== harbor ==
## alu
module alu(
    output[16 - 1:0] data_out,
	 output 							  valid_out,
	 output 							  cmd_out,
	 input [16 - 1:0] data_in,
	 input 							  valid_in,
	 input 							  cmd_in,
	 output 									 amm_read,
	 output[8 - 1:0] amm_address,
	 input [8 - 1:0] amm_readdata,
	 input 									 amm_waitrequest,
	 input[1:0] 							 amm_response,
	 input clk,
	 input rst_n
    );
	reg[2:0] state;
	reg[5:0] nof_operands; 				 
	reg[3:0] opcode; 						 
	reg[7:0] operand[0:63];				 
	reg error;								 
	reg[11:0] result;						 
	reg[5:0] last_index;					 
	reg[5:0] current_index;				 
	reg[5:0] nof;							 
	reg      first_indirect;			 
	reg[7:0] shiftop1, shiftop2;
	wire[1:0] mod = data_in[9:8];		 
	wire[7:0] operand_dir = data_in[7:0];
	wire[7:0] cur_address = operand[current_index];
	wire      bad_address = (cur_address > 'h0F && cur_address < 'h30) || (cur_address > 'h7F && cur_address < 'hA0);
	wire      payload_beat = valid_in && !cmd_in;
	always @(posedge clk) begin
		if(!rst_n) begin
			state <= 3'd0;
		end
		else begin
		case(state)
			3'd0: begin
						if(cmd_in == 1 && valid_in == 1) begin
							opcode <= data_in[11:8];
							nof_operands <= data_in[5:0];
							nof <= data_in[5:0];
							last_index <= 0;
							current_index <= 0;
							first_indirect <= 0;
							shiftop1 <= 0;
							shiftop2 <= 0;
							error <= 0;
							result <= (data_in[11:8] == 1) ? 12'hFFF : 12'h000;
							state <= 3'd1;
							if(data_in[5:0] == 0) begin
								error <= 1;
								state <= 3'd2;
							end
							if(data_in[5:0] != 1 && (data_in[11:8] == 4 || data_in[11:8] == 5 || data_in[11:8] == 6 || data_in[11:8] == 7)) begin
								error <= 1;
								state <= 3'd2;
							end
							if(data_in[5:0] != 2 && (data_in[11:8] == 8 || data_in[11:8] == 9))
								error <= 1;
						end
			end
			3'd1: begin
						if(payload_beat) begin
							if(mod == 2'b00) begin
								case(opcode)
  ...
For scale: about 1700 cells after synthesis, about 580 flip-flops, about 58 I/O pins.
Settings: LEC_CHECK=0, CAP_MARGIN=20, CORE_MARGIN=2, CORE_UTILIZATION=70, CTS_CLUSTER_DIAMETER=388, CTS_CLUSTER_SIZE=19, PLACE_DENSITY_LB_ADDON=0.0, SETUP_SLACK_MARGIN=1.01, SLEW_MARGIN=20; clock period 3.9 ns.
run.sh (not shown) runs the stock make flow with config.mk's settings and CLKGATE_MAP_FILE=.
Layout checks on harbor: not met. Flow itself completed; violations: setup timing.
Setup changes, harbor to quartz
Settings: an added ABC_AREA of 1; a deleted CTS_CLUSTER_DIAMETER that had been 388; an added TNS_END_PERCENT of 5; an added PLACE_DENSITY of 0.36; a change of CORE_UTILIZATION from 70 to 72; a deleted PLACE_DENSITY_LB_ADDON that had been 0.0; a change of CTS_CLUSTER_SIZE from 19 to 99; a change of SETUP_SLACK_MARGIN from 1.01 to 0.34.
--- outcome ---
- Although quartz finished all stages, its layout failed final checks on setup timing.
- Going from harbor to quartz, vertical extent of the die went down; global-route usage went up; part of the power in combinational logic went down.
diff inputs: quartz => juniper
Settings: CORE_ASPECT_RATIO now 0.91, previously not set; SETUP_SLACK_MARGIN no longer set, was 0.34; CTS_CLUSTER_SIZE no longer set, was 99; PLACE_DENSITY now 0.39, was 0.36; TNS_END_PERCENT no longer set, was 5; the clock period (ns, I/O delays scaled along) now 8.69, was 3.9.
### Flow results
Across quartz and juniper, a clean result was obtained everywhere but in quartz. Between juniper and quartz, it is juniper whose internal power contribution is lower, by about 60%. Compared with quartz, in juniper clock-buffer cell count saw a decrease, height of the die now smaller, share of total power in the clock network moved down, number of cells in the finished layout apart from fillers -5.0%.

* * *

alu again, from the RTL that the note above started with.
clock: 5.68 ns
lec_check: 0
abc_area: 0
cap_margin: 35
cell_pad_in_sites_detail_placement: 0
core_margin: 8
core_utilization: 40
cts_cluster_diameter: 268
hold_slack_margin: 0.27
max_routing_layer: met4
min_routing_layer: met2
place_density_lb_addon: 0.2
setup_slack_margin: 1.63
slew_margin: 20
Next try:
- ABC_AREA: 0 -> default
- CAP_MARGIN: 35 -> 20
- CELL_PAD_IN_SITES_DETAIL_PLACEMENT: 0 -> default
- CORE_MARGIN: 8 -> 2
- CORE_UTILIZATION: 40 -> 22
- CTS_CLUSTER_DIAMETER: 268 -> default
- HOLD_SLACK_MARGIN: 0.27 -> default
- MAX_ROUTING_LAYER: met4 -> default
- MIN_ROUTING_LAYER: met2 -> default
- PLACE_DENSITY: default -> 0.6
- PLACE_DENSITY_LB_ADDON: 0.2 -> default
- SETUP_SLACK_MARGIN: 1.63 -> default
- clock period: 5.68 -> 7.02 ns (I/O delays scaled with it)
Result: Wire length fell by 12%; worst setup slack loses 0.19 ns; non-clock buffer count fell by 141; die area rose by 65%; synthesized cell count does not change; first-iteration DRC count fell by 64%.
Next try:
- CORE_UTILIZATION: 22 -> 72
- CTS_CLUSTER_SIZE: default -> 47
- PLACE_DENSITY: 0.6 -> default
- PLACE_DENSITY_LB_ADDON: default -> 0.01
- clock period: 7.02 -> 3.9 ns (I/O delays scaled with it)
This time the run finished with negative setup slack left. Utilization rises by 60 points. Setup slack got worse by 1.3 ns. Total power rises by 85%.
Next try:
- ABC_AREA: default -> 1
- CTS_CLUSTER_SIZE: 47 -> 99
- PLACE_DENSITY: default -> 0.6
- PLACE_DENSITY_LB_ADDON: 0.01 -> default
- SETUP_SLACK_MARGIN: default -> 0.34
- TNS_END_PERCENT: default -> 5
After rerunning: The new run finished with negative setup slack left. Worst hold slack got worse by 0.098 ns. Count of clock-buffer cells in the layout went up by 7. Power went down by 3.9%. Die area went up by 1.9%. Register-to-register slack improved by 0.57 ns. Utilization went down by 2.4 points. Clock power went down by 8.2%. Cell area went down by 0.47%. Synthesized area went up by 1.9%. Sequential power went down by about 0.7%. Worst setup slack improved by 0.43 ns.

* * *

## v10
Starting RTL as in the previous note.
Settings: LEC_CHECK=0, CAP_MARGIN=35, CORE_MARGIN=2, CORE_UTILIZATION=72, CTS_CLUSTER_DIAMETER=100, CTS_CLUSTER_SIZE=15, PLACE_DENSITY=0.39, SLEW_MARGIN=40; clock period 3.91 ns.
v10: all stages done; final checks FAILED (setup timing).
Edits applied to the flow inputs when going from v10 to v53:
# v10
export LEC_CHECK = 0
export CAP_MARGIN = 35
export CORE_MARGIN = 2
export CORE_UTILIZATION = 72
export CTS_CLUSTER_DIAMETER = 100
export CTS_CLUSTER_SIZE = 15
export PLACE_DENSITY = 0.39
export SLEW_MARGIN = 40
create_clock -name core_clock -period 3.91 [get_ports {clk}]
# v53
export LEC_CHECK = 0
export CAP_MARGIN = 20
export CORE_MARGIN = 2
export CORE_UTILIZATION = 63
export PLACE_DENSITY = 0.6
export SLEW_MARGIN = 20
create_clock -name core_clock -period 3.9 [get_ports {clk}]
### Flow results
v53: flow complete, layout not clean; failing: setup timing. v53 packs its core more loosely than v10. The path depth of the worst reg2reg path in v53 sits 1 above the value recorded for v10. Starting utilization of the core area down 9.3 points in v53 wrt v10. From v10 to v53 the numbers moved as follows: setup slack after layout increased 0.025 ns; detailed-routed wire length on met3 decreased about 50%; via count of the first global-routing pass decreased 8.1%.
The following lists how v46 was set up differently from v53:
# v53
export LEC_CHECK = 0
export CAP_MARGIN = 20
export CORE_MARGIN = 2
export CORE_UTILIZATION = 63
export PLACE_DENSITY = 0.6
export SLEW_MARGIN = 20
create_clock -name core_clock -period 3.9 [get_ports {clk}]
# v46
export LEC_CHECK = 0
export CAP_MARGIN = 20
export CORE_MARGIN = 2
export CORE_UTILIZATION = 40
export PLACE_DENSITY = 0.6
export SLEW_MARGIN = 20
create_clock -name core_clock -period 7.02 [get_ports {clk}]
--- outcome ---
v46 reached the end of the flow, and the finished layout is clean on the timing, design-rule and antenna checks. Total via count after detailed routing (v46 vs. v53) decreases by a few percent. Delta (v46 minus v53): initial antenna violation count went down, endpoint required time on the critical path went up, die height went up. Summary: minimum setup slack after placement, v46 better than v53. [compare] base=v53 new=v46: wire length shrank by 570 um, number of ordinary and repair buffers in the finished layout lower, number of flip-flops and latches saw little to no change. Re final design instance area without fill: v53 and v46 aren't equal, and the lower value belongs to v46. On total power: between v53 and v46, it ends up higher for v53. Going from v53 to v46, part of the total power dissipated in combinational logic shrinks by 1.8 points.
Input changes introduced in v56 (baseline for comparison: v46):
# v46
export LEC_CHECK = 0
export CAP_MARGIN = 20
export CORE_MARGIN = 2
export CORE_UTILIZATION = 40
export PLACE_DENSITY = 0.6
export SLEW_MARGIN = 20
create_clock -name core_clock -period 7.02 [get_ports {clk}]
# v56
export LEC_CHECK = 0
export CAP_MARGIN = 20
export CELL_PAD_IN_SITES_DETAIL_PLACEMENT = 1
export CORE_ASPECT_RATIO = 1.57
export CORE_MARGIN = 2
export CORE_UTILIZATION = 40
export HOLD_SLACK_MARGIN = 0.03
export SETUP_SLACK_MARGIN = 0.34
export SLEW_MARGIN = 20
create_clock -name core_clock -period 10.0 [get_ports {clk}]
On clock transition at the registers of the reported paths, v46 and v56 are neck and neck.
Diff v46 -> v56: combinational power down 29%; synthesized cell count flat; setup slack at placement up 2.13 ns.
Taking v46 as the reference, in v56 power per cell area moved down, relative max-transition margin moved down, final instance count without filler cells moved down, post-route worst hold slack moved down.
[v56 vs v46] total power: lower in v56
On total global-route track usage: between v46 and v56, it ends up lower for v46.
Cmp v46 and v56 / global-route met2 utilization / higher: v56
The following lists how v41 was set up differently from v56:
# v56
export LEC_CHECK = 0
export CAP_MARGIN = 20
export CELL_PAD_IN_SITES_DETAIL_PLACEMENT = 1
export CORE_ASPECT_RATIO = 1.57
export CORE_MARGIN = 2
export CORE_UTILIZATION = 40
export HOLD_SLACK_MARGIN = 0.03
export SETUP_SLACK_MARGIN = 0.34
export SLEW_MARGIN = 20
create_clock -name core_clock -period 10.0 [get_ports {clk}]
# v41
export LEC_CHECK = 0
export ABC_AREA = 1
export CAP_MARGIN = 20
export CORE_MARGIN = 2
export CORE_UTILIZATION = 72
export PLACE_DENSITY = 0.6
export SETUP_SLACK_MARGIN = 0.34
export SLEW_MARGIN = 20
create_clock -name core_clock -period 3.9 [get_ports {clk}]
Findings:
- Completing all stages was not enough for v41: its layout failed the final checks because of setup timing.
- For the total routed wire length on the met1 layer, v41 came in 2700 um higher than v56 did.
- Higher worst-margin pin slew was reported by v56, not v41.
- What v41 reported for cell area has to be multiplied by 0.915 to get the figure for v56.
- On final-layout worst hold slack: between v41 and v56, it ends up lower for v41.
- | non-clock buffer count | v41 vs v56 | about 240% higher |

* * *

Setup of wip/willow:
alu again, from the RTL that the note above started with.
clock: 5.68 ns
lec_check: 0
abc_area: 0
cap_margin: 25
cell_pad_in_sites_detail_placement: 1
core_margin: 8
core_utilization: 40
cts_cluster_diameter: 268
hold_slack_margin: 0.27
min_routing_layer: met2
place_density: 0.6
slew_margin: 20
## Diff of input files: wip/fjord against wip/willow
- a deleted CTS_CLUSTER_DIAMETER that had been 268
- an added CTS_CLUSTER_SIZE of 10
- a deleted CELL_PAD_IN_SITES_DETAIL_PLACEMENT that had been 1
- a deleted HOLD_SLACK_MARGIN that had been 0.27
- a change of CORE_UTILIZATION from 40 to 72
- a deleted MIN_ROUTING_LAYER that had been met2
- a change of ABC_AREA from 0 to 1
- a change of CORE_MARGIN from 8 to 2
- a change of CAP_MARGIN from 25 to 20
- a change of the clock period (ns, I/O delays scaled along) from 5.68 to 3.95
==> results <==
Status for wip/willow and wip/fjord: clean finish in wip/willow only. Layout checks on wip/fjord: not met. Flow itself completed; violations: negative setup slack. On insertion delay at the late pin of the worst-skew pair: between wip/willow and wip/fjord, it ends up lower for wip/fjord. Summary: with wip/willow as the reference, x dimension of the die in wip/fjord moved down by more than a quarter. Logic depth of the worst register-to-register path, wip/willow and wip/fjord: larger value in wip/fjord. Summary — synthesized cell count, wip/fjord relative to wip/willow: higher, by 884. wip/willow → wip/fjord: total net switching power up 1100 µW, routed wire length rose about 11%.
Changes in wip/yarrow relative to wip/fjord:
- CORE_UTILIZATION: 72 -> 66
- CTS_CLUSTER_SIZE: 10 -> unset
- ABC_AREA: 1 -> unset
- the clock period (ns, I/O delays scaled along): 3.95 -> 10.1
Notes after the runs:
- wip/yarrow finished end to end and its layout was clean on timing, DRC and antenna.
- Delta (wip/yarrow minus wip/fjord): share of power burned in combinational logic moved down; power after layout moved down; number of signal-net buffers in the layout moved down; final-layout clock buffer total moved down; portion of total power attributed to the clock network moved down.
- From wip/fjord to wip/yarrow the numbers moved as follows: logic depth of the worst register-to-register path saw a decrease, final instance count without filler cells down 963, met3 usage in global routing now smaller, yosys-reported design area after synthesis down about 1.9%.
- wip/yarrow drops fewer vias than wip/fjord.
- Between wip/yarrow and wip/fjord, the power share of the sequential group is lower for wip/fjord.
### wip/yarrow -> wip/xenon
- setting SETUP_SLACK_MARGIN to 1.01 for the first time
- removing PLACE_DENSITY (formerly 0.6)
- setting CTS_CLUSTER_SIZE to 19 for the first time
- changing CORE_UTILIZATION from 66 to 68
- changing the clock period (ns, I/O delays scaled along) from 10.1 to 3.9
Findings:
STATUS run=wip/xenon STAGES=ALL_DONE FINAL_CHECKS=FAILED CAUSE=negative setup slack. wip/xenon against wip/yarrow; clock buffer count is down by a few percent. Measured against wip/yarrow, the net switching power of wip/xenon comes out at 2.9 times the reference value. As far as count of final hold-check violations goes, wip/yarrow and wip/xenon are indistinguishable; the numbers are identical. Looking at wip/yarrow and wip/xenon, the sequential cell area is a wash.
Power and IR drop assume default switching activity.
